==> flow/design.v (excerpt) <==
module top(
    input wire                  clk_i,           
    input wire                  rstn_i,          
    input wire                  start_i,         
    input wire signed   [31:0]  vector_x_i,      
    input wire signed   [31:0]  quant_w_i,       
    output wire                 done_o,          
    output wire signed  [31:0]  dout_o           
);
Size in the first run: roughly 6,000 cells after synthesis, ~430 flip-flops, ~100 I/O pins, ~46,000 um2 of cells after synthesis.
Settings: LEC_CHECK=0, ABC_AREA=1, CAP_MARGIN=20, CORE_MARGIN=2, CORE_UTILIZATION=72, HOLD_SLACK_MARGIN=-0.07, MAX_ROUTING_LAYER=met4, PLACE_DENSITY=0.35, SLEW_MARGIN=20, TNS_END_PERCENT=40; clock period 17.8 ns.
run.sh (not shown) runs the stock make flow with config.mk's settings and CLKGATE_MAP_FILE=.
The starting point produced a layout that fails on antenna violations, negative setup slack.
Change:
ABC_AREA = default   (was 1)
CORE_UTILIZATION = 27   (was 72)
HOLD_SLACK_MARGIN = default   (was -0.07)
MAX_ROUTING_LAYER = default   (was met4)
PLACE_DENSITY = default   (was 0.35)
TNS_END_PERCENT = default   (was 40)
clock period = 31.4 ns   (was 17.8 ns; I/O delays follow)
- The new run completed with no timing, DRC or antenna violations
- setup slack improves by 4.6 ns
- first-iteration DRC count fell by 37%
- routed wire length fell by 20%
- clock-buffer cell count rose by 2
- design area fell by 10%
- worst hold slack degrades by 0.074 ns
- die area rose to 2.6 times its value
- flip-flop count is unchanged
- clock skew rose by 0.018 ns
- non-clock buffer count fell by 561

* * *

job 101:
The RTL this note starts from:
==> flow/design.v <==
`timescale 1ns / 1ps
module xbip_dsp48_macro_0 (
    input wire                 CLK,
    input wire                 CE,
    input wire signed  [7:0]   A,
    input wire signed  [7:0]   B,
    input wire signed  [30:0]  C,
    output wire signed [31:0]  P
);
assign P = A * B + C;
endmodule
`timescale 1ns / 1ps
module MAC(
    input wire rstn_i,
    input wire clk_i,
    input wire dsp_enable_i,
    input wire dsp_valid_i,
    input wire signed [7:0] dsp_input_i,
    input wire signed [7:0] dsp_weight_i,
    output wire valid_o_d,
    output reg done_o,
    output wire signed [31:0] dsp_output_o
);
reg signed [30:0] partial_sum;     
reg signed [31:0] dsp_output;
wire signed [31:0] dsp_temp;
wire dsp_valid_o;
reg [1:0] dsp_valid_delay;
assign dsp_output_o = dsp_output;
assign dsp_valid_o = dsp_valid_delay[0];
assign valid_o_d = dsp_valid_delay[1];
always @(posedge clk_i or negedge rstn_i) begin
    if (!rstn_i) begin
        partial_sum <= 0;
    end else if (valid_o_d) begin
        partial_sum <= 0;
    end else begin
        partial_sum <= $signed ({dsp_temp[31],dsp_temp[29:0]});
    end 
end
always @(posedge clk_i or negedge rstn_i) begin
    if (!rstn_i) begin
        dsp_valid_delay <=0;
    end
    else begin
        dsp_valid_delay[0] <= dsp_valid_i;
        dsp_valid_delay[1] <= dsp_valid_delay[0];
    end
end
always @(posedge clk_i or negedge rstn_i) begin    
    if(!rstn_i) begin
        dsp_output <= 0;
        done_o <= 0;
    end
    else if (dsp_valid_o) begin
        dsp_output <= dsp_temp;
        done_o <= 1;
    end
    else begin
        dsp_output <=0;
        done_o <= 0;
    end
end 
xbip_dsp48_macro_0 DSP_for_MAC (
    .CLK(clk_i),              
    .CE(dsp_enable_i),        
    .A(dsp_input_i),          
    .B(dsp_weight_i),         
    .C(partial_sum),          
    .P(dsp_temp)              
);
endmodule
module Quantize
#(
    parameter WIDTH_INPUT       = 32, 
    parameter WIDTH_OUTPUT      = 8,
    parameter NUM_CALCULATE     = 8,
    parameter SCALIING_FACTOR   = 2408, 
    parameter QUANTIZE_BIT      = 8
)
(
    input wire                              clk_i,           
    input wire                              rstn_i,          
    input wire                              i_q_en,          
    input wire signed   [WIDTH_INPUT-1:0]   din_i,           
    output wire signed  [WIDTH_OUTPUT-1:0]  o_qout,          
    output wire                             o_qvalid,        
    output wire                             done_o           
);
    localparam LOCAL_COUNTER = $clog2(NUM_CALCULATE);  
    reg         [LOCAL_COUNTER-1:0] rCnt;                
    reg signed  [WIDTH_INPUT-1:0]   rScaled;             
    reg signed  [WIDTH_OUTPUT-1:0]  rClipped;            
    reg     rEn_delay;                                   
    reg     q_valid;                                     
    reg     q_done;                                      
    always @(posedge clk_i) begin
        if (!rstn_i) begin
            rEn_delay <= 0;                        
        end else begin
            rEn_delay <= i_q_en;                   
        end
    end
    always @(posedge clk_i or negedge rstn_i) begin
        if (!rstn_i) begin
            rScaled <= 0;                           
        end else if(din_i >= 0) begin
            rScaled <= (din_i + SCALIING_FACTOR / 2) / SCALIING_FACTOR;  
        end else begin
            rScaled <= (din_i - SCALIING_FACTOR / 2) / SCALIING_FACTOR;  
        end
    end
    always @(posedge clk_i) begin
        if (!rstn_i) begin
            q_valid <= 0;                          
            q_done  <= 0;                          
        end else if (rEn_delay) begin
            q_valid <= 1;                          
        end else if (rCnt == NUM_CALCULATE-2) begin
            q_done  <= 1;                           
        end else if (rCnt == NUM_CALCULATE-1) begin
            q_done  <= 0;                           
            q_valid <= 0;                          
        end
    end
    always @(posedge clk_i) begin
        if (!rstn_i) begin
            rCnt    <= 0;                              
        end else if(q_valid) begin
            rCnt <= rCnt + 1;                       
        end else begin
            rCnt <= 0;                              
        end
    end
    always @(posedge clk_i or negedge rstn_i) begin
        if (!rstn_i) begin
            rClipped <= 0;                          
        end else if (q_valid | rEn_delay) begin
            case(rScaled[QUANTIZE_BIT:QUANTIZE_BIT-1])
                2'b01:  begin
                    rClipped <= {(QUANTIZE_BIT-1){1'b1}};  
                end
                2'b10:  begin
                    rClipped <= {1'b1,{(QUANTIZE_BIT-1){1'b0}}};  
                end
                default:    begin
                    rClipped <= rScaled[QUANTIZE_BIT-1:0];  
                end
            endcase
        end else begin
            rClipped <= 0;                          
        end
    end    
    assign o_qvalid = q_valid;                     
    assign done_o   = q_done;                        
    assign o_qout   = rClipped;                      
endmodule
module Dequantize
#(
    parameter WIDTH_INPUT       = 32,
    parameter WIDTH_OUTPUT      = 32,
    parameter SCALIING_FACTOR_X = 2408,   
    parameter SCALIING_FACTOR_Y = 134,    
    parameter NUM_COUNTER_BIT   = 3,
    parameter NUM_CALCULATE     = 4
)
(
    input wire  clk_i,                               
    input wire  rstn_i,                              
    input wire signed   [WIDTH_INPUT-1:0]   din_i,   
    input wire  valid_i,                             
    output wire valid_o,                             
    output wire done_o,                              
    output wire signed  [WIDTH_OUTPUT-1:0]  dout_o   
);
    reg         [NUM_COUNTER_BIT-1:0]   rCnt;            
    reg signed  [WIDTH_OUTPUT-1:0]      rScaled;         
    reg         q_done;                                  
    reg [1:0]   valid_delay;                             
    always @(posedge clk_i or negedge rstn_i) begin
        if (!rstn_i) begin
            rScaled <= 0;
        end else begin
            rScaled <= din_i * SCALIING_FACTOR_X * SCALIING_FACTOR_Y; 
        end
    end
    always @(posedge clk_i or negedge rstn_i) begin
        if (!rstn_i) begin
            q_done <= 0;
        end else if (rCnt == NUM_CALCULATE-2) begin
            q_done <= 1;
        end else if (rCnt == NUM_CALCULATE-1) begin
            q_done <= 0;
        end
    end
    always @(posedge clk_i or negedge rstn_i) begin
        if (!rstn_i) begin
            rCnt <= 0;
        end else if (valid_o) begin
            rCnt <= rCnt + 1;
        end else begin
            rCnt <= 0;
        end
    end
    always @(posedge clk_i or negedge rstn_i) begin
        if (!rstn_i) begin
            valid_delay <= 0;
        end else begin
            valid_delay[0] <= valid_i;
            valid_delay[1] <= valid_delay[0];
        end
    end
    assign done_o = q_done;
    assign valid_o = valid_delay[1];
    assign dout_o = rScaled;
endmodule
module top(
    input wire                  clk_i,           
    input wire                  rstn_i,          
    input wire                  start_i,         
    input wire signed   [31:0]  vector_x_i,      
    input wire signed   [31:0]  quant_w_i,       
    output wire                 done_o,          
    output wire signed  [31:0]  dout_o           
);
wire quantize_done;                        
wire dequantize_done;                      
wire signed [7:0]   quantized_data;          
wire signed [31:0]  mac_out [3:0];           
reg signed  [31:0]  mac_o [3:0];             
wire valid;                                
wire mac_done;                             
wire [3:0] mac_done_w;                     
assign mac_done = mac_done_w[0];
reg q_valid;                               
reg [31:0] q_in;                           
Quantize #(
    .WIDTH_INPUT(32), 
    .WIDTH_OUTPUT(8),
    .NUM_CALCULATE(8),                     
    .SCALIING_FACTOR(2408),                
    .QUANTIZE_BIT(8) 
) quantize_inst (
    .clk_i(clk_i),                         
    .rstn_i(rstn_i),                       
    .i_q_en(start_i),                      
    .din_i(vector_x_i),                    
    .o_qout(quantized_data),               
    .o_qvalid(valid),                      
    .done_o(quantize_done)                 
);
genvar i;
generate 
    for (i = 0; i < 4; i = i + 1) begin : mac_gen
        MAC mymac(
            .clk_i(clk_i),                 
            .rstn_i(rstn_i),               
            .dsp_enable_i(valid),          
            .dsp_valid_i(quantize_done),   
            .dsp_input_i(quantized_data),  
            .dsp_weight_i(quant_w_i[32-1-8*i:32-8*(i+1)]),  
            .done_o(mac_done_w[i]),        
            .dsp_output_o(mac_out[i])      
        );
        always @(posedge clk_i or negedge rstn_i) begin
            if (!rstn_i) begin
                mac_o[i] <= 0;             
            end else if (mac_done) begin
                mac_o[i] <= mac_out[i];    
            end
        end
    end
endgenerate
Dequantize #(
    .WIDTH_INPUT(32),                      
    .WIDTH_OUTPUT(32), 
    .SCALIING_FACTOR_X(2408), 
    .SCALIING_FACTOR_Y(134),
    .NUM_COUNTER_BIT(3),                   
    .NUM_CALCULATE(4) 
) dequantize_inst (
    .clk_i(clk_i),                         
    .rstn_i(rstn_i),                       
    .din_i(q_in),                          
    .valid_i(q_valid),                     
    .done_o(dequantize_done),              
    .dout_o(dout_o)                        
);
reg [1:0] qCnt;                            
always @(posedge clk_i or negedge rstn_i) begin
    if (!rstn_i) begin
        qCnt <= 0;                         
    end else if (q_valid) begin
        qCnt <= qCnt + 1;                  
    end
end
always @(posedge clk_i or negedge rstn_i) begin
    if (!rstn_i) begin
        q_valid <= 0;                      
    end else if (mac_done) begin
        q_valid <= 1;                      
    end else if (qCnt == 3) begin
        q_valid <= 0;                      
    end
end
always @(posedge clk_i or negedge rstn_i) begin
    if (!rstn_i) begin
        q_in <= 0;                         
    end else if (q_valid) begin
        q_in <= mac_o[qCnt];               
    end else begin
        q_in <= 0;                         
    end
end
assign done_o = dequantize_done ? 1 : 0;   
endmodule
Settings: LEC_CHECK=0, ABC_AREA=1, CAP_MARGIN=20, CORE_MARGIN=2, CORE_UTILIZATION=72, HOLD_SLACK_MARGIN=-0.1, SLEW_MARGIN=20; clock period 18.3 ns.
Although it ran to completion, job 101 produced a layout that fails the final checks because of setup timing.
### job 101 -> job 102
Settings: removing HOLD_SLACK_MARGIN (formerly -0.1); changing CORE_UTILIZATION from 72 to 40; removing ABC_AREA (formerly 1); changing the clock period (ns, I/O delays scaled along) from 18.3 to 31.4.
==> results <==
Between job 101 and job 102, the cell count went down.
Job 102 finished all stages; the layout is clean.
Delta (job 102 minus job 101): layout overhead on the synthesized area went down 15 points; number of DRC markers after the initial detailed-route iteration moved down; worst-case hold slack went down.
Run comparison: job 102 capturing instance or port of the critical path quantize_inst.rScaled[6]$_DFF_PN0_; job 101 capturing instance or port of the critical path quantize_inst.rScaled[4]$_DFF_PN0_
Routed wire in job 102 totals less than in job 101.
Number of instances resized during post-cts repair, job 101 and job 102, lower one = job 102.
Inputs modified between job 102 and job 103:
Settings: changing CORE_UTILIZATION from 40 to 71; setting ABC_AREA to 1 for the first time; changing the clock period (ns, I/O delays scaled along) from 31.4 to 22.3.
### Flow results
Combinational gate area ends up lower on job 103. For job 102, the critical path launch point was vector_x_i[31], unlike job 103, where it was vector_x_i[22]. Job 103 vs. job 102: global-route wire length before repair went up by 2.9 mm. From job 102 to job 103 the numbers moved as follows: cell count higher, synthesized instance count higher, count of clock buffers in the final design higher. Between job 102 and job 103, the flow reports total cell area at the placement stage increasing slightly.
Changes in job 104 relative to job 103:
Settings: putting CTS_CLUSTER_DIAMETER at 256 where nothing was set; swapping 71 for 66 in CORE_UTILIZATION; swapping 22.3 for 6.96 in the clock period (ns, I/O delays scaled along).
--- outcome ---
Job 103 → job 104: width of the chip rose 9.5 µm, total placed cells including tap cells increased 1,007, core utilization before placement dropped 5.5 points, core area increased by 5300 µm² relative to the old numbers. Delta (job 104 minus job 103): post-placement worst setup slack saw a decrease; post-cts sizing count saw an increase. Summary across job 103 and job 104: the single failing run is job 104. As the logs show, job 104 stopped at 5_1_grt after a tool error, so it never reached the end of the flow.
The following lists how job 105 was set up differently from job 104:
Settings: CTS_CLUSTER_DIAMETER: 256 -> unset; CORE_UTILIZATION: 66 -> 72; ABC_AREA: 1 -> unset; the clock period (ns, I/O delays scaled along): 6.96 -> 10.3.
==> results <==
Completing all stages was not enough for job 105: its layout failed the final checks because of capacitance limit, slew limit, setup timing. Compared job 105 vs job 104, and complex-gate fraction of the synthesized area is up in job 105. Lower number of cell instances after yosys synthesis goes to job 105 over job 104. Job 105 vs job 104 — number of cells after detailed placement dropped by more than 10%. Against job 104, cell count after synthesis in job 105 fell by more than 10%. Min area of the mapped netlist across job 105 and job 104: job 105.

* * *

// top: RTL as listed in full above, without the edits since
clock: 18.4 ns
lec_check: 0
abc_area: 1
cap_margin: 20
core_margin: 2
core_utilization: 71
place_density_lb_addon: 0.06
setup_slack_margin: 4.94
slew_margin: 20
The starting point finished with setup timing left.
Then changed:
Settings changed: HOLD_SLACK_MARGIN set to 0.29, PLACE_DENSITY_LB_ADDON 0.06 to not set, SETUP_SLACK_MARGIN 4.94 to -1.39.
=> The new run reached the layout checks and failed them: setup timing. Synthesized cell count stays the same. Cell area drops by 4.9%. Critical path depth climbs by 4. Worst setup slack improved by 1.8 ns.
Then changed:
Settings changed: CORE_UTILIZATION 71 to 72, CTS_CLUSTER_DIAMETER set to 358, HOLD_SLACK_MARGIN 0.29 to not set, SETUP_SLACK_MARGIN -1.39 to not set.
Clock period 18.4 ns to 18.3 ns, I/O delays scaled along.
Outcome: The changed run completed, yet does not pass: setup timing. Cell area goes up by 5.3%. Non-clock buffer count goes up by 103.
Then changed:
Settings changed: CORE_UTILIZATION 72 to 70, CTS_CLUSTER_DIAMETER 358 to 256.
Clock period 18.3 ns to 7.33 ns, I/O delays scaled along.
Result: The changed run stopped in global routing (5_1_grt). Synthesized area stays the same. Die area rose by 2.8%. Synthesized cell count stays the same.
Then changed:
Settings changed: ABC_AREA 1 to not set, CORE_UTILIZATION 70 to 65, CTS_CLUSTER_DIAMETER 256 to not set.
Clock period 7.33 ns to 22.0 ns, I/O delays scaled along.
Outcome: The new run completed and failed the layout checks on setup timing; area after synthesis shrinks slightly; synthesized cell count goes down by about a fifth; die size rises by a few percent.
Then changed:
Clock period 22.0 ns to 27.1 ns, I/O delays scaled along.
Effect: This time the run went through all stages and came out clean. Die area stays the same. Hold slack improves by 0.040 ns. Cell area came out lower by about 13%. Core utilization is lower by 11 points. Flip-flop count is unchanged. Clock skew drops by 0.0044 ns.

* * *

run A:
RTL: the design.v shown in full above, as it stands there.
Settings: LEC_CHECK=0, ABC_AREA=1, CAP_MARGIN=5, CORE_MARGIN=2, CORE_UTILIZATION=72, CTS_CLUSTER_DIAMETER=258, HOLD_SLACK_MARGIN=0.29, PLACE_DENSITY=0.65, SETUP_SLACK_MARGIN=-1.72, SLEW_MARGIN=20, TNS_END_PERCENT=5; clock period 17.5 ns.
The layout from run A, despite a flow that completed every stage, fails the layout checks, with the failing checks listed as negative setup slack.
Modified inputs, run B compared to run A
# run A
export LEC_CHECK = 0
export ABC_AREA = 1
export CAP_MARGIN = 5
export CORE_MARGIN = 2
export CORE_UTILIZATION = 72
export CTS_CLUSTER_DIAMETER = 258
export HOLD_SLACK_MARGIN = 0.29
export PLACE_DENSITY = 0.65
export SETUP_SLACK_MARGIN = -1.72
export SLEW_MARGIN = 20
export TNS_END_PERCENT = 5
create_clock -name core_clock -period 17.5 [get_ports {clk_i}]
# run B
export LEC_CHECK = 0
export CAP_MARGIN = 5
export CORE_MARGIN = 2
export CORE_UTILIZATION = 72
export PLACE_DENSITY = 0.66
export SETUP_SLACK_MARGIN = 3.1
export SLEW_MARGIN = 20
create_clock -name core_clock -period 13.4 [get_ports {clk_i}]
### Flow results
Run B: flow complete, layout not clean; failing: max-slew violations, negative setup slack
Looking at die area across both flows, run B is the stronger of the two, with run A trailing.
Run B against run A: non-clock buffer contribution to total cell area up 4.6 points; setup slack down 7760 ps; synthesized-area fraction occupied by xor and xnor cells increased by 2.0 points relative to the old numbers.
Relative to run A, the total negative slack of run B is lower by 70,080 ps.
In the tables for run A and run B, worst hold slack reads higher with run A.
What run C does differently from run B at the input level:
# run B
export LEC_CHECK = 0
export CAP_MARGIN = 5
export CORE_MARGIN = 2
export CORE_UTILIZATION = 72
export PLACE_DENSITY = 0.66
export SETUP_SLACK_MARGIN = 3.1
export SLEW_MARGIN = 20
create_clock -name core_clock -period 13.4 [get_ports {clk_i}]
# run C
export LEC_CHECK = 0
export ABC_AREA = 1
export CAP_MARGIN = 5
export CORE_MARGIN = 2
export CORE_UTILIZATION = 72
export CTS_CLUSTER_DIAMETER = 258
export PLACE_DENSITY = 0.65
export SETUP_SLACK_MARGIN = -1.72
export SLEW_MARGIN = 20
create_clock -name core_clock -period 17.5 [get_ports {clk_i}]
## What came out
Completing all stages was not enough for run C: its layout failed the final checks because of negative setup slack. The core of run C is less densely filled than that of run B. Final instance area: run C lower than run B. Run B reports its top logic cell family in the synthesized netlist as adder cells while run C reports simple AND/OR/NAND/NOR gates. Global-route track usage on met2 ended up 14 points lower on run C than on run B. Compared to run B, run C has multi-input combinational area share 1.4 points lower.
Changes in run D relative to run C:
# run C
export LEC_CHECK = 0
export ABC_AREA = 1
export CAP_MARGIN = 5
export CORE_MARGIN = 2
export CORE_UTILIZATION = 72
export CTS_CLUSTER_DIAMETER = 258
export PLACE_DENSITY = 0.65
export SETUP_SLACK_MARGIN = -1.72
export SLEW_MARGIN = 20
create_clock -name core_clock -period 17.5 [get_ports {clk_i}]
# run D
export LEC_CHECK = 0
export CAP_MARGIN = 5
export CORE_MARGIN = 2
export CORE_UTILIZATION = 68
export SLEW_MARGIN = 20
create_clock -name core_clock -period 13.4 [get_ports {clk_i}]
[summary]
Run D: complete, dirty (negative setup slack)
Relative to run C, setup TNS after final layout decreased by 55,450 ps in run D.
The lower overall track demand over capacity in global routing of run C and run D is in run D.
Run D against run C: largest fanout of any net on the critical path went down by 4, peak per-stage delay on the critical path now larger.
Comparing run C and run D, clock-buffer cell count is higher on run C.
Main logic family after synthesis: simple AND/OR/NAND/NOR gates -> run C, adder cells -> run D
Diff run C -> run D: wire length of the first global-routing pass went up 0.79%, initial core utilization went down 4.2 points.
